## synch_fifo
module synch_fifo #(
    parameter   FIFO_WIDTH = 32,                       
    parameter   FIFO_DEPTH = 16,                       
    parameter   FIFO_PTR = 4                           
) (
    input       clk,                                   
    input       rst_n,                                 
    input       fifo_wren,                             
    input       fifo_rden,                             
    input       [FIFO_WIDTH-1:0] fifo_wrdata,          
    output reg  [FIFO_WIDTH-1:0] fifo_rddata,          
    output      fifo_full,                             
    output      fifo_empty,                            
    output      [FIFO_PTR:0] fifo_room_avail,          
    output      [FIFO_PTR:0] fifo_data_avail           
);
For scale: about 1900 cells after synthesis, ~560 flip-flops, ~80 I/O pins, ~28000 um^2 of cells after synthesis.
clock: 2.76 ns
lec_check: 0
cap_margin: 5
core_margin: 2
core_utilization: 72
cts_cluster_diameter: 96
cts_cluster_size: 15
hold_slack_margin: -0.09
setup_slack_margin: 0.42
slew_margin: 20
run.sh (not shown) runs the stock make flow with config.mk's settings and CLKGATE_MAP_FILE=.
The starting point finished clean.
Edit:
- ABC_AREA: unset -> 1
- CAP_MARGIN: 5 -> 0
- CTS_CLUSTER_DIAMETER: 96 -> 356
- CTS_CLUSTER_SIZE: 15 -> 98
- HOLD_SLACK_MARGIN: -0.09 -> unset
- SETUP_SLACK_MARGIN: 0.42 -> 0.66
- clock period: 2.76 -> 2.75 ns (I/O delays scaled with it)
Now the flow failed in global routing (5_1_grt).
Die area decreases by a few percent.
Area after synthesis decreases by a few percent.
Synthesized cell count increases by well over a third.
Edit:
- ABC_AREA: 1 -> unset
- CAP_MARGIN: 0 -> 20
- CORE_UTILIZATION: 72 -> 40
- CTS_CLUSTER_DIAMETER: 356 -> unset
- CTS_CLUSTER_SIZE: 98 -> unset
- SETUP_SLACK_MARGIN: 0.66 -> unset
- clock period: 2.75 -> 4.95 ns (I/O delays scaled with it)
This time the run produced a clean layout.
Synthesized cell count falls by 39%.
Die area rises by 83%.
Area after synthesis rises by 2.6%.
Edit:
- ABC_AREA: unset -> 1
- CORE_UTILIZATION: 40 -> 68
- clock period: 4.95 -> 7.16 ns (I/O delays scaled with it)
Routed wire length fell by 2.3%.
Clock power fell by 42%.
Power fell by 36%.
Setup slack improved by 2.1 ns.
Cell area fell by 5.0%.
Critical path depth does not change.
Via count rose by 28%.
Synthesized area fell by 2.5%.

* * *

synch_fifo again, from the RTL that the note above started with.
==> flow/design.v (excerpt) <==
module synch_fifo #(
    parameter   FIFO_WIDTH = 32,                       
    parameter   FIFO_DEPTH = 16,                       
    parameter   FIFO_PTR = 4                           
) (
    input       clk,                                   
    input       rst_n,                                 
    input       fifo_wren,                             
    input       fifo_rden,                             
    input       [FIFO_WIDTH-1:0] fifo_wrdata,          
    output reg  [FIFO_WIDTH-1:0] fifo_rddata,          
    output      fifo_full,                             
    output      fifo_empty,                            
    output      [FIFO_PTR:0] fifo_room_avail,          
    output      [FIFO_PTR:0] fifo_data_avail           
);
clock: 4.95 ns
lec_check: 0
cap_margin: 20
core_margin: 2
core_utilization: 19
slew_margin: 20
The first run completed without violations.
Rerun with:
--- a/flow/config.mk
+++ b/flow/config.mk
@@ -7,5 +7,7 @@
 export LEC_CHECK = 0
-export CAP_MARGIN = 20
+export CAP_MARGIN = 35
 export CORE_MARGIN = 2
-export CORE_UTILIZATION = 19
+export CORE_UTILIZATION = 40
+export GPL_ROUTABILITY_DRIVEN = 0
+export SETUP_SLACK_MARGIN = 0.03
 export SLEW_MARGIN = 20
==> flow/constraint.sdc (replaced) <==
create_clock -name core_clock -period 3.7 [get_ports {clk}]
set_input_delay 0.7400 -clock core_clock [delete_from_list [all_inputs] [get_ports {clk}]]
set_output_delay 0.7400 -clock core_clock [all_outputs]
set_load 0.01 [all_outputs]
Final area fell by 3.1%.
Final cell count is lower by 25%.
Power came out higher by 34%.
Routed wire length came out lower by 2.5%.
Via count went up by 1.8%.
Core utilization goes up by 23 points.
Die size goes down by 52%.
Rerun with:
--- a/flow/config.mk
+++ b/flow/config.mk
@@ -7,7 +7,13 @@
 export LEC_CHECK = 0
-export CAP_MARGIN = 35
+export CAP_MARGIN = 25
+export CELL_PAD_IN_SITES_GLOBAL_PLACEMENT = 2
 export CORE_MARGIN = 2
 export CORE_UTILIZATION = 40
+export CTS_CLUSTER_DIAMETER = 266
 export GPL_ROUTABILITY_DRIVEN = 0
-export SETUP_SLACK_MARGIN = 0.03
+export GPL_TIMING_DRIVEN = 0
+export HOLD_SLACK_MARGIN = 0.24
+export MIN_ROUTING_LAYER = met2
+export PLACE_DENSITY_LB_ADDON = 0.15
 export SLEW_MARGIN = 20
+export TNS_END_PERCENT = 60
Outcome:
- This time the run reached the layout checks and failed them: negative setup slack
- setup slack loses 0.71 ns
- total power went up by 17%
- fmax went down by 18%
- clock-buffer cell count went up by 9
- clock skew went up by 0.0053 ns
Rerun with:
==> flow/config.mk (replaced) <==
export PLATFORM = sky130hd
export DESIGN_NAME = synch_fifo
export DESIGN_NICKNAME = synch_fifo
export VERILOG_FILES = /design/flow/design.v
export SDC_FILE = /design/flow/constraint.sdc
export NUM_CORES = 4
export LEC_CHECK = 0
export ABC_AREA = 1
export CAP_MARGIN = 0
export CORE_MARGIN = 2
export CORE_UTILIZATION = 72
export CTS_CLUSTER_SIZE = 10
export PLACE_DENSITY = 0.41
export SETUP_SLACK_MARGIN = 0.65
export SLEW_MARGIN = 20
==> flow/constraint.sdc (replaced) <==
create_clock -name core_clock -period 2.75 [get_ports {clk}]
set_input_delay 0.5500 -clock core_clock [delete_from_list [all_inputs] [get_ports {clk}]]
set_output_delay 0.5500 -clock core_clock [all_outputs]
set_load 0.01 [all_outputs]
The changed run ended with an error in global routing.
Area after synthesis drops by 2.5%.
Die size drops by 45%.
Synthesized cell count climbs by 63%.

* * *

Starting RTL as in the previous note.
clock: 2.75 ns
lec_check: 0
abc_area: 1
cap_margin: 0
core_margin: 2
core_utilization: 72
cts_cluster_size: 10
setup_slack_margin: 0.27
slew_margin: 20
Then changed:
ABC_AREA = default   (was 1)
CAP_MARGIN = 20   (was 0)
CORE_UTILIZATION = 56   (was 72)
CTS_CLUSTER_SIZE = default   (was 10)
SETUP_SLACK_MARGIN = default   (was 0.27)
clock period = 5.22 ns   (was 2.75 ns; I/O delays follow)
Effect:
- flip-flop count is unchanged
- final cell count shrinks by about 30%
- design area shrinks by about 0.8%
- clock power fell by 47%
- area after synthesis rose by 2.6%
- wire length goes down by 8.0%
- die area went up by about 30%
- worst hold slack gets better by 0.20 ns
- clock skew came out lower by 0.012 ns
- via count came out lower by about 25%
- total power falls by 48%

* * *

Starting RTL as in the previous note.
Settings: LEC_CHECK=0, ABC_AREA=1, CAP_MARGIN=20, CORE_MARGIN=2, CORE_UTILIZATION=72, CTS_CLUSTER_DIAMETER=200, CTS_CLUSTER_SIZE=15, PLACE_DENSITY=0.42, SETUP_SLACK_MARGIN=0.67, SLEW_MARGIN=20; clock period 2.75 ns.
The baseline failed in global routing with GRT-0232.
Change:
CTS_CLUSTER_DIAMETER = 199   (was 200)
CTS_CLUSTER_SIZE = 14   (was 15)
PLACE_DENSITY = unset   (was 0.42)
PLACE_DENSITY_LB_ADDON = 0.14   (was unset)
SETUP_SLACK_MARGIN = 0.38   (was 0.67)
SLEW_MARGIN = 40   (was 20)
Effect:
- With this change the flow finished clean
- die area is unchanged
- synthesized cell count stays the same
- synthesized area stays the same
Change:
ABC_AREA = unset   (was 1)
CORE_UTILIZATION = 68   (was 72)
CTS_CLUSTER_DIAMETER = unset   (was 199)
CTS_CLUSTER_SIZE = unset   (was 14)
PLACE_DENSITY_LB_ADDON = unset   (was 0.14)
SETUP_SLACK_MARGIN = 1.87   (was 0.38)
SLEW_MARGIN = 20   (was 40)
clock period = 6.48 ns   (was 2.75 ns; I/O delays follow)
After rerunning:
- via count shrinks by 27%
- power shrinks by 58%
- core utilization shrinks by 8.6 points
- die area grows by 8.4%
- setup slack improves by 2.3 ns
- critical path depth shrinks by 5
- cell count shrinks by 34%
- count of clock-buffer cells in the layout grows by 15
- worst hold slack improves by 0.25 ns
- wire length shrinks by 18%
Change:
CORE_UTILIZATION = 72   (was 68)
CTS_CLUSTER_DIAMETER = 27   (was unset)
CTS_CLUSTER_SIZE = 15   (was unset)
HOLD_SLACK_MARGIN = -0.09   (was unset)
PLACE_DENSITY = 0.37   (was unset)
SETUP_SLACK_MARGIN = 0.42   (was 1.87)
clock period = 2.75 ns   (was 6.48 ns; I/O delays follow)
=> This time the run ended with an error in global routing. Synthesized area stays the same. Synthesized cell count is unchanged. Die size came out lower by a few percent.

* * *

The RTL this note starts from:
==> flow/design.v <==
`timescale 1ns / 1ps
module synch_fifo #(
    parameter   FIFO_WIDTH = 32,                       
    parameter   FIFO_DEPTH = 16,                       
    parameter   FIFO_PTR = 4                           
) (
    input       clk,                                   
    input       rst_n,                                 
    input       fifo_wren,                             
    input       fifo_rden,                             
    input       [FIFO_WIDTH-1:0] fifo_wrdata,          
    output reg  [FIFO_WIDTH-1:0] fifo_rddata,          
    output      fifo_full,                             
    output      fifo_empty,                            
    output      [FIFO_PTR:0] fifo_room_avail,          
    output      [FIFO_PTR:0] fifo_data_avail           
);
reg [FIFO_WIDTH-1:0] mem [0:FIFO_DEPTH-1];       
reg [FIFO_PTR-1:0] wr_ptr, rd_ptr;               
reg [FIFO_PTR:0] count;                          
assign fifo_data_avail = count;
assign fifo_full = (count == FIFO_DEPTH - 1);        
assign fifo_empty = (count == 0);                
assign fifo_room_avail = FIFO_DEPTH - count;
always @(posedge clk or negedge rst_n) begin
    if (!rst_n) begin
        wr_ptr <= 0;
        rd_ptr <= 0;
        count <= 0;
    end else begin
        if (fifo_wren && !fifo_full && !fifo_rden) begin
            mem[wr_ptr] <= fifo_wrdata;
            wr_ptr <= (wr_ptr + 1) % FIFO_DEPTH;
            count <= count + 1;
        end
        if (fifo_rden && !fifo_wren && !fifo_empty) begin
            fifo_rddata <= mem[rd_ptr];
            rd_ptr <= (rd_ptr + 1) % FIFO_DEPTH;
            count <= count - 1;
        end
        if (fifo_wren && fifo_rden && !fifo_full) begin
            if (fifo_empty)
                fifo_rddata <= fifo_wrdata;
            else begin
                mem[wr_ptr] <= fifo_wrdata;
                fifo_rddata <= mem[rd_ptr];
                wr_ptr <= wr_ptr + 1;
                rd_ptr <= rd_ptr + 1;
            end
        end
    end
end
endmodule
Settings: LEC_CHECK=0, CAP_MARGIN=20, CORE_MARGIN=2, CORE_UTILIZATION=40, SLEW_MARGIN=20; clock period 10.0 ns.
Rerun with:
Settings changed: ABC_AREA set to 0, CORE_UTILIZATION 40 to 68, SETUP_SLACK_MARGIN set to 1.87.
Clock period 10.0 ns to 7.16 ns, I/O delays scaled along.
Outcome:
- wire length is lower by a little under a tenth
- cell area is lower slightly
- worst hold slack barely changes
- non-clock buffer count is higher by 1
- clock power is higher by well over a third
No activity file was given, so power comes from the tool's default toggle rates.
